== job 5157 ==
// LED_flow
module LED_flow(
  input      i_clk,                     
  input      i_rst_n,                   
  input      pause,                     
  output reg [6:0] keyboard_val,        
  output reg [7:0] keyboard             
 );
reg [1:0] cnt2;                         
reg [3:0] flag;                         
reg [23:0] flag_time;                   
reg key_clk_sec;                        
reg key_clk_sec_d;
reg [1:0] cnt;                          
reg key_clk_d;
wire key_clk  = cnt[1];                 
wire sec_tick = key_clk_sec & ~key_clk_sec_d;
wire scan_tick = key_clk & ~key_clk_d;
always @ (posedge i_clk)
   begin
     if (i_rst_n) begin
         cnt <= 2'd0;
         cnt2 <= 2'd0;
         key_clk_sec <= 1'b0;
         key_clk_sec_d <= 1'b0;
         key_clk_d <= 1'b0;
     end else begin
         cnt <= cnt + 1'b1;
         cnt2 <= (cnt2 + 1'b1) % 2'd3;
         if(cnt2 < 2'd1)
             key_clk_sec <= 1'b1;
         else
             key_clk_sec <= 1'b0;
         key_clk_sec_d <= key_clk_sec;
         key_clk_d <= key_clk;
     end
   end
always @ (posedge i_clk)
  begin
    if (i_rst_n)
        flag_time <= 24'b0;
    else if(sec_tick && !pause)
        flag_time <= (flag_time + 1'b1) % 24'd8640000;
  end
  ...
Settings: LEC_CHECK=0, ABC_AREA=1, CAP_MARGIN=25, CELL_PAD_IN_SITES_DETAIL_PLACEMENT=2, CELL_PAD_IN_SITES_GLOBAL_PLACEMENT=2, CORE_MARGIN=9, CORE_UTILIZATION=42, CTS_CLUSTER_DIAMETER=61, MAX_ROUTING_LAYER=met5, MIN_ROUTING_LAYER=met2, SETUP_SLACK_MARGIN=5.0, SLEW_MARGIN=20, TNS_END_PERCENT=95; clock period 30.9 ns.
run.sh (not shown) runs the stock make flow with config.mk's settings and CLKGATE_MAP_FILE=.
The log for job 5157 ends in 3_5_place_dp with error DPL-0033, so the run never completed.
Changes in job 1313 relative to job 5157:
Settings: CTS_CLUSTER_DIAMETER no longer set, was 61; SETUP_SLACK_MARGIN no longer set, was 5.0; TNS_END_PERCENT no longer set, was 95; CAP_MARGIN now 20, was 25; CELL_PAD_IN_SITES_DETAIL_PLACEMENT no longer set, was 2; ABC_AREA no longer set, was 1; CORE_UTILIZATION now 33, was 42; MAX_ROUTING_LAYER no longer set, was met5; MIN_ROUTING_LAYER no longer set, was met2; CORE_MARGIN now 2, was 9; CTS_CLUSTER_SIZE now 98, previously not set; CORE_ASPECT_RATIO now 1.96, previously not set; the clock period (ns, I/O delays scaled along) now 25.0, was 30.9.
[summary]
Cmp job 1313 vs job 5157: summed instance area of the synthesized netlist lower in job 1313
Share of synthesized cell area in and-or and or-and compound cells: higher on job 1313
No stage failed in job 1313, and the final checks on the layout all came back clean.
Job 5157: it failed during 3_5_place_dp, and the tool reported DPL-0033.
For die area, dividing the value from job 1313 by the value from job 5157 gives 1.13.
Here is what was changed in the inputs of job 3471 compared with job 1313.
Settings: CELL_PAD_IN_SITES_DETAIL_PLACEMENT now 1, previously not set; CTS_CLUSTER_DIAMETER now 252, previously not set; CORE_UTILIZATION now 17, was 33; PLACE_DENSITY_LB_ADDON now 0.04, previously not set; TNS_END_PERCENT now 10, previously not set; CORE_ASPECT_RATIO now 0.5, was 1.96.
==> results <==
- Compared with job 1313, job 3471 shows wire length the detailed router placed on met1 that has gone up by more than half.
- Summary of job 3471 over job 1313: biggest cell delay along the critical path now smaller, maximum clock frequency rose by about 0.4%, non-clock buffer count up 38, number of cell rows decreased by about 30% relative to the old numbers.
- Sort job 3471 and job 1313 by critical path depth, descending, and job 3471 comes first.
- Looking at start point of the critical path, the flag_time[16] result is from job 1313; the flag_time[21] one comes from job 3471.
- When job 3471 is measured against job 1313, its sequential share of layout area turns out 0.17 points lower.
- CTS clock-pin slew for the worst setup and hold paths: job 1313 vs job 3471 — no meaningful difference

LED_flow again, from the RTL that the note above started with.
make LEC_CHECK=0 ABC_AREA=1 CAP_MARGIN=20 CELL_PAD_IN_SITES_DETAIL_PLACEMENT=2 CELL_PAD_IN_SITES_GLOBAL_PLACEMENT=2 CORE_MARGIN=3 CORE_UTILIZATION=42 CTS_CLUSTER_DIAMETER=61 MAX_ROUTING_LAYER=met4 MIN_ROUTING_LAYER=met2 SETUP_SLACK_MARGIN=0.28 SLEW_MARGIN=20 TNS_END_PERCENT=95 finish   # period 25.0 ns
The first run did not get past detailed placement (3_5_place_dp).
==> next run, changes <==
ABC_AREA = unset   (was 1)
CELL_PAD_IN_SITES_DETAIL_PLACEMENT = 1   (was 2)
CORE_ASPECT_RATIO = 0.5   (was unset)
CORE_MARGIN = 2   (was 3)
CORE_UTILIZATION = 33   (was 42)
CTS_CLUSTER_DIAMETER = 252   (was 61)
CTS_CLUSTER_SIZE = 98   (was unset)
HOLD_SLACK_MARGIN = 0.22   (was unset)
MAX_ROUTING_LAYER = unset   (was met4)
MIN_ROUTING_LAYER = unset   (was met2)
PLACE_DENSITY_LB_ADDON = 0.04   (was unset)
SETUP_SLACK_MARGIN = unset   (was 0.28)
TNS_END_PERCENT = 10   (was 95)
=> Now the flow completed without violations. Synthesized cell count went down by 15%. Synthesized area decreases by 0.62%. Die area increases by 24%.

Setup of yarrow:
LED_flow again, from the RTL that the note above started with.
clock: 14.4 ns
lec_check: 0
abc_area: 1
cap_margin: 20
core_margin: 2
core_utilization: 72
place_density_lb_addon: 0.21
setup_slack_margin: 2.05
slew_margin: 20
Run status, yarrow: aborted in detailed placement, error DPL-0033
#### Input delta (lagoon over yarrow)
# yarrow
export LEC_CHECK = 0
export ABC_AREA = 1
export CAP_MARGIN = 20
export CORE_MARGIN = 2
export CORE_UTILIZATION = 72
export PLACE_DENSITY_LB_ADDON = 0.21
export SETUP_SLACK_MARGIN = 2.05
export SLEW_MARGIN = 20
create_clock -name core_clock -period 14.4 [get_ports {i_clk}]
# lagoon
export LEC_CHECK = 0
export ABC_AREA = 1
export CAP_MARGIN = 20
export CORE_MARGIN = 2
export CORE_UTILIZATION = 51
export PLACE_DENSITY = 0.6
export SLEW_MARGIN = 20
create_clock -name core_clock -period 18.9 [get_ports {i_clk}]
## What came out
lagoon had finished all stages when the layout checks came back failing, citing setup timing. Against yarrow as the reference, lagoon delivers a lower effective utilization at floorplan. Against yarrow, die width in lagoon rose by more than 10%. On height of the die, the higher figure sits with lagoon, not yarrow.
#### Input delta (tundra over lagoon)
# lagoon
export LEC_CHECK = 0
export ABC_AREA = 1
export CAP_MARGIN = 20
export CORE_MARGIN = 2
export CORE_UTILIZATION = 51
export PLACE_DENSITY = 0.6
export SLEW_MARGIN = 20
create_clock -name core_clock -period 18.9 [get_ports {i_clk}]
# tundra
export LEC_CHECK = 0
export CAP_MARGIN = 20
export CORE_MARGIN = 2
export CORE_UTILIZATION = 65
export PLACE_DENSITY = 0.6
export SLEW_MARGIN = 20
export TNS_END_PERCENT = 5
create_clock -name core_clock -period 19.7 [get_ports {i_clk}]
## What came out
Across lagoon and tundra, no clean finish was achieved. tundra can be clocked faster than lagoon. The top metal layer carrying routed signals comes out met4 in one run and met5 in the other, namely in lagoon and tundra respectively. Side by side, combinational share of cell area turned out higher in tundra than in lagoon. tundra against lagoon: data arrival time at the worst-slack endpoint now smaller, worst-case setup slack after placement +10.22 ns, area fraction in mux cells went up by 4.0 points, count of non-filler cells in the finished layout now sits lower, multi-input logic cell count now sits lower. Critical path depth in tundra is 71% lower than in lagoon.
For ember, these inputs were changed with respect to tundra:
# tundra
export LEC_CHECK = 0
export CAP_MARGIN = 20
export CORE_MARGIN = 2
export CORE_UTILIZATION = 65
export PLACE_DENSITY = 0.6
export SLEW_MARGIN = 20
export TNS_END_PERCENT = 5
create_clock -name core_clock -period 19.7 [get_ports {i_clk}]
# ember
export LEC_CHECK = 0
export CAP_MARGIN = 20
export CORE_MARGIN = 2
export CORE_UTILIZATION = 40
export PLACE_DENSITY = 0.6
export SLEW_MARGIN = 20
create_clock -name core_clock -period 25.0 [get_ports {i_clk}]
Notes after the runs:
- ember vs tundra — final area dropped by more than 10%
- ember ends up with higher number of fillers in the final layout than tundra does.
- Peak fanout along the critical path for ember is higher than for tundra.
- Delta (ember minus tundra): routed wire length now sits lower; non-clock buffer count now sits lower; number of nets in the final layout now sits lower; area fraction of clock buffers and clock inverters now sits at about the same level; cell count after placement now sits higher.
- ember has completed all stages; timing, DRC and antenna checks passed.
Here is what was changed in the inputs of quartz compared with ember.
# ember
export LEC_CHECK = 0
export CAP_MARGIN = 20
export CORE_MARGIN = 2
export CORE_UTILIZATION = 40
export PLACE_DENSITY = 0.6
export SLEW_MARGIN = 20
create_clock -name core_clock -period 25.0 [get_ports {i_clk}]
# quartz
export LEC_CHECK = 0
export ABC_AREA = 1
export CAP_MARGIN = 20
export CELL_PAD_IN_SITES_GLOBAL_PLACEMENT = 2
export CORE_ASPECT_RATIO = 1.96
export CORE_MARGIN = 2
export CORE_UTILIZATION = 33
export CTS_CLUSTER_DIAMETER = 252
export CTS_CLUSTER_SIZE = 98
export PLACE_DENSITY = 0.93
export SLEW_MARGIN = 20
export TNS_END_PERCENT = 100
create_clock -name core_clock -period 25.0 [get_ports {i_clk}]
--- outcome ---
- quartz finished every stage; the final checks, however, were not passed, the failures being setup timing.
- Between ember and quartz, simple-gate share of the synthesized area increased.
- From ember to quartz the numbers moved as follows: share of the clock period used by the worst path after layout higher; routed length on met2 increased by 47% relative to the old numbers.
- Comparing quartz and ember, the higher routability congestion estimate from global placement was measured on ember.
- Compared with ember, total number of vias in quartz increased by more than 10%.
- In the flow results for quartz and ember, the multi-input combinational gate total is larger on quartz.
- ember has lower post-synthesis instance area than quartz.
- Compared with ember, quartz instantiates a larger number of standard cells.
### quartz -> amber
# quartz
export LEC_CHECK = 0
export ABC_AREA = 1
export CAP_MARGIN = 20
export CELL_PAD_IN_SITES_GLOBAL_PLACEMENT = 2
export CORE_ASPECT_RATIO = 1.96
export CORE_MARGIN = 2
export CORE_UTILIZATION = 33
export CTS_CLUSTER_DIAMETER = 252
export CTS_CLUSTER_SIZE = 98
export PLACE_DENSITY = 0.93
export SLEW_MARGIN = 20
export TNS_END_PERCENT = 100
create_clock -name core_clock -period 25.0 [get_ports {i_clk}]
# amber
export LEC_CHECK = 0
export CAP_MARGIN = 20
export CELL_PAD_IN_SITES_GLOBAL_PLACEMENT = 2
export CORE_ASPECT_RATIO = 0.5
export CORE_MARGIN = 2
export CORE_UTILIZATION = 33
export CTS_CLUSTER_DIAMETER = 252
export CTS_CLUSTER_SIZE = 98
export PLACE_DENSITY_LB_ADDON = 0.04
export SLEW_MARGIN = 20
export TNS_END_PERCENT = 10
create_clock -name core_clock -period 25.0 [get_ports {i_clk}]
Results
amber: flow completed, timing, DRC and antenna clean. From quartz to amber the numbers moved as follows: post-place setup slack now larger, growth of design area from synthesis to finish fell 56 points. On post-synthesis area per instance: between amber and quartz, it ends up higher for amber. In the tables for amber and quartz, chip area line of the yosys report reads lower with amber. Relative to quartz, largest stage delay on the critical path increased by 0.25 ns in amber. met3 routing resource usage after global routing ends up lower on quartz. Wire length was higher in the run labelled amber.
